// Basys3_Abacus_Top
 module Basys3_Abacus_Top(
	 input clk,
	 input rst,
    input btnC,
    input btnR,
    input btnU,
    input [15:0] sw,
     output [6:0] seg,
     output dp,
     output [3:0] an,
     output [15:0] led
 );
For scale: about 2300 cells after synthesis, about 49 I/O pins, about 15000 sq um of cells after synthesis.
clock: 8.94 ns
lec_check: 0
abc_area: 1
cap_margin: 15
cell_pad_in_sites_detail_placement: 2
cell_pad_in_sites_global_placement: 0
core_aspect_ratio: 0.63
core_margin: 2
core_utilization: 55
cts_cluster_size: 31
hold_slack_margin: -0.05
max_routing_layer: met5
min_routing_layer: met2
place_density: 0.8
setup_slack_margin: 0.31
slew_margin: 5
tns_end_percent: 25
run.sh (not shown) runs the stock make flow with config.mk's settings and CLKGATE_MAP_FILE=.
The baseline aborted during detailed placement on DPL-0033.
Change:
- ABC_AREA: 1 -> default
- CAP_MARGIN: 15 -> 20
- CELL_PAD_IN_SITES_DETAIL_PLACEMENT: 2 -> default
- CELL_PAD_IN_SITES_GLOBAL_PLACEMENT: 0 -> default
- CORE_ASPECT_RATIO: 0.63 -> default
- CORE_UTILIZATION: 55 -> 40
- CTS_CLUSTER_SIZE: 31 -> default
- HOLD_SLACK_MARGIN: -0.05 -> default
- MAX_ROUTING_LAYER: met5 -> default
- MIN_ROUTING_LAYER: met2 -> default
- PLACE_DENSITY: 0.8 -> default
- SETUP_SLACK_MARGIN: 0.31 -> default
- SLEW_MARGIN: 5 -> 20
- TNS_END_PERCENT: 25 -> default
- clock period: 8.94 -> 6.61 ns (I/O delays scaled with it)
- This time the run completed without violations
- die area grows by well over a third
- synthesized area rises by a few percent
- synthesized cell count came out lower by roughly a tenth
Change:
- CORE_UTILIZATION: 40 -> 67
- CTS_CLUSTER_SIZE: default -> 15
- clock period: 6.61 -> 5.25 ns (I/O delays scaled with it)
After rerunning:
- With this change the flow produced a layout that fails on setup timing
- area after synthesis stays the same
- final area climbs by 3.4%
- sequential share of layout area fell by 0.88 points
- sequential power climbs by 26%
- combinational power came out higher by 44%
Change:
- CORE_UTILIZATION: 67 -> 59
- CTS_CLUSTER_SIZE: 15 -> default
- clock period: 5.25 -> 6.5 ns (I/O delays scaled with it)
With this change the flow finished with timing, DRC and antenna clean.
Hold slack is better by 0.0074 ns.
Synthesized area does not change.
Wire length is lower by roughly a tenth.
Maximum frequency shrinks by roughly a tenth.
Clock skew hardly moves.
Setup slack improves by 0.66 ns.
Change:
- CAP_MARGIN: 20 -> 35
- CORE_UTILIZATION: 59 -> 40
- CTS_CLUSTER_SIZE: default -> 90
- clock period: 6.5 -> 10.0 ns (I/O delays scaled with it)
Outcome: Area after synthesis stays the same. Final cell count increases by 8.0%. Die area increases by 46%. Count of clock-buffer cells in the layout decreases by 2. Setup slack improves by 3.1 ns.
Change:
- CAP_MARGIN: 35 -> 20
- CORE_UTILIZATION: 40 -> 70
- CTS_CLUSTER_DIAMETER: default -> 42
- CTS_CLUSTER_SIZE: 90 -> default
- clock period: 10.0 -> 5.11 ns (I/O delays scaled with it)
Outcome:
- This time the run completed and failed the layout checks on setup timing
- via count rose by a little under a tenth
- sequential share of layout area fell by 1.1 points
- setup slack gets worse by 3.8 ns
- critical path depth rose by 1


job 8730:
Basys3_Abacus_Top again, from the RTL that the note above started with.
clock: 8.94 ns
lec_check: 0
abc_area: 1
cap_margin: 15
cell_pad_in_sites_detail_placement: 2
cell_pad_in_sites_global_placement: 0
core_aspect_ratio: 0.63
core_margin: 2
core_utilization: 55
cts_cluster_size: 31
hold_slack_margin: -0.05
max_routing_layer: met4
min_routing_layer: met1
place_density: 0.8
setup_slack_margin: 0.31
slew_margin: 5
tns_end_percent: 25
FAIL job 8730 @ detailed placement (3_5_place_dp): tool exited with error
Relative to job 8730, the following input files were edited for job 2116:
- clearing ABC_AREA, which used to be 1
- clearing MIN_ROUTING_LAYER, which used to be met1
- clearing CTS_CLUSTER_SIZE, which used to be 31
- swapping 5 for 20 in SLEW_MARGIN
- clearing HOLD_SLACK_MARGIN, which used to be -0.05
- swapping 15 for 20 in CAP_MARGIN
- clearing SETUP_SLACK_MARGIN, which used to be 0.31
- clearing CORE_ASPECT_RATIO, which used to be 0.63
- clearing CELL_PAD_IN_SITES_GLOBAL_PLACEMENT, which used to be 0
- clearing MAX_ROUTING_LAYER, which used to be met4
- swapping 55 for 58 in CORE_UTILIZATION
- clearing PLACE_DENSITY, which used to be 0.8
- clearing TNS_END_PERCENT, which used to be 25
- clearing CELL_PAD_IN_SITES_DETAIL_PLACEMENT, which used to be 2
- swapping 8.94 for 3.94 in the clock period (ns, I/O delays scaled along)
--- outcome ---
- Job 8730 did not finish; a tool error ended it in detailed placement (3_5_place_dp).
- Job 2116 ran in full, but the layout does not pass; the checks complain about setup timing.
- On job 2116: number of instances in the synthesized netlist is 10% lower than what job 8730 gave.
- Job 2116 ended with more post-synthesis xor/xnor area fraction than job 8730.
- Against job 8730, job 2116 reports a netlist area before placement that is higher.
- On chip area from the yosys synthesis statistics: between job 2116 and job 8730, it ends up higher for job 2116.
- Portion of the post-synthesis area used by sequential elements in job 2116 is 1.4 points lower than in job 8730
- Job 2116: y dimension of the die higher than job 8730
Input changes introduced in job 510 (baseline for comparison: job 2116):
- CORE_UTILIZATION changed from 58 to 59
- the clock period (ns, I/O delays scaled along) changed from 3.94 to 6.61
Job 510 finished end to end and its layout was clean on timing, DRC and antenna.
Job 510 ended with less total via count after detailed routing than job 2116.
Delta (job 510 minus job 2116): number of buffers inserted by post-CTS setup repair shrank by 10; clock-cell share of area saw an increase; total of endpoints with negative setup slack in the final report down 7; switching power as a share of total power up 0.86 points.
Of the two values seen for top contributor to total power, sequential cells was produced by job 2116 and the clock network by job 510.
Total power: job 510 below job 2116
#### Input delta (job 156 over job 510)
- SETUP_SLACK_MARGIN: unset -> -0.8
- the clock period (ns, I/O delays scaled along): 6.61 -> 8.14
==> results <==
For the sum of routed wire length over all layers, job 156 came in 1.0% lower than job 510 did. Compared with job 510, in job 156 count of buffering cells on the critical path with inverters included +1, filler cell count grew by 1.3%, final cell count saw little to no change, share of the core filled with cells was more or less identical. In job 156 the non-clock buffer instance count of the final layout turned out 3 lower than in job 510. Job 156 ends up with lower maximum achievable frequency than job 510 does.
The following lists how job 8007 was set up differently from job 156:
- CTS_CLUSTER_DIAMETER now 42, previously not set
- CORE_UTILIZATION now 70, was 59
- SETUP_SLACK_MARGIN now 0.7, was -0.8
- ABC_AREA now 1, previously not set
- the clock period (ns, I/O delays scaled along) now 4.76, was 8.14
==> results <==
Going from job 156 to job 8007, combinational power grew by more than 100%. In the metrics for job 156 and job 8007, the one carrying the higher post-route worst hold slack is job 8007. From job 156 to job 8007 the numbers moved as follows: met2 wirelength from detailed routing went up 0.94%; fmax went up about 46%.
--- input diff job 8007..job 1992 ---
- ABC_AREA: 1 -> unset
- SETUP_SLACK_MARGIN: 0.7 -> unset
- CTS_CLUSTER_DIAMETER: 42 -> 29
- the clock period (ns, I/O delays scaled along): 4.76 -> 5.17
## What came out
Across job 8007 and job 1992, a clean result was obtained everywhere but in job 1992.
Layout checks on job 1992: not met. Flow itself completed; violations: setup timing.
Worst setup path startpoint = u3.u2.int_count[5]: job 8007; worst setup path startpoint = u3.u2.int_count[6]: job 1992
Maximum fanout encountered on the critical timing path in job 1992 is 1 lower than in job 8007
Via count of the first global-routing pass went up by more than 10% going from job 8007 to job 1992.
First-pass GRT wire length delta (job 1992 − job 8007): unfavourable
No activity file was given, so power comes from the tool's default toggle rates.
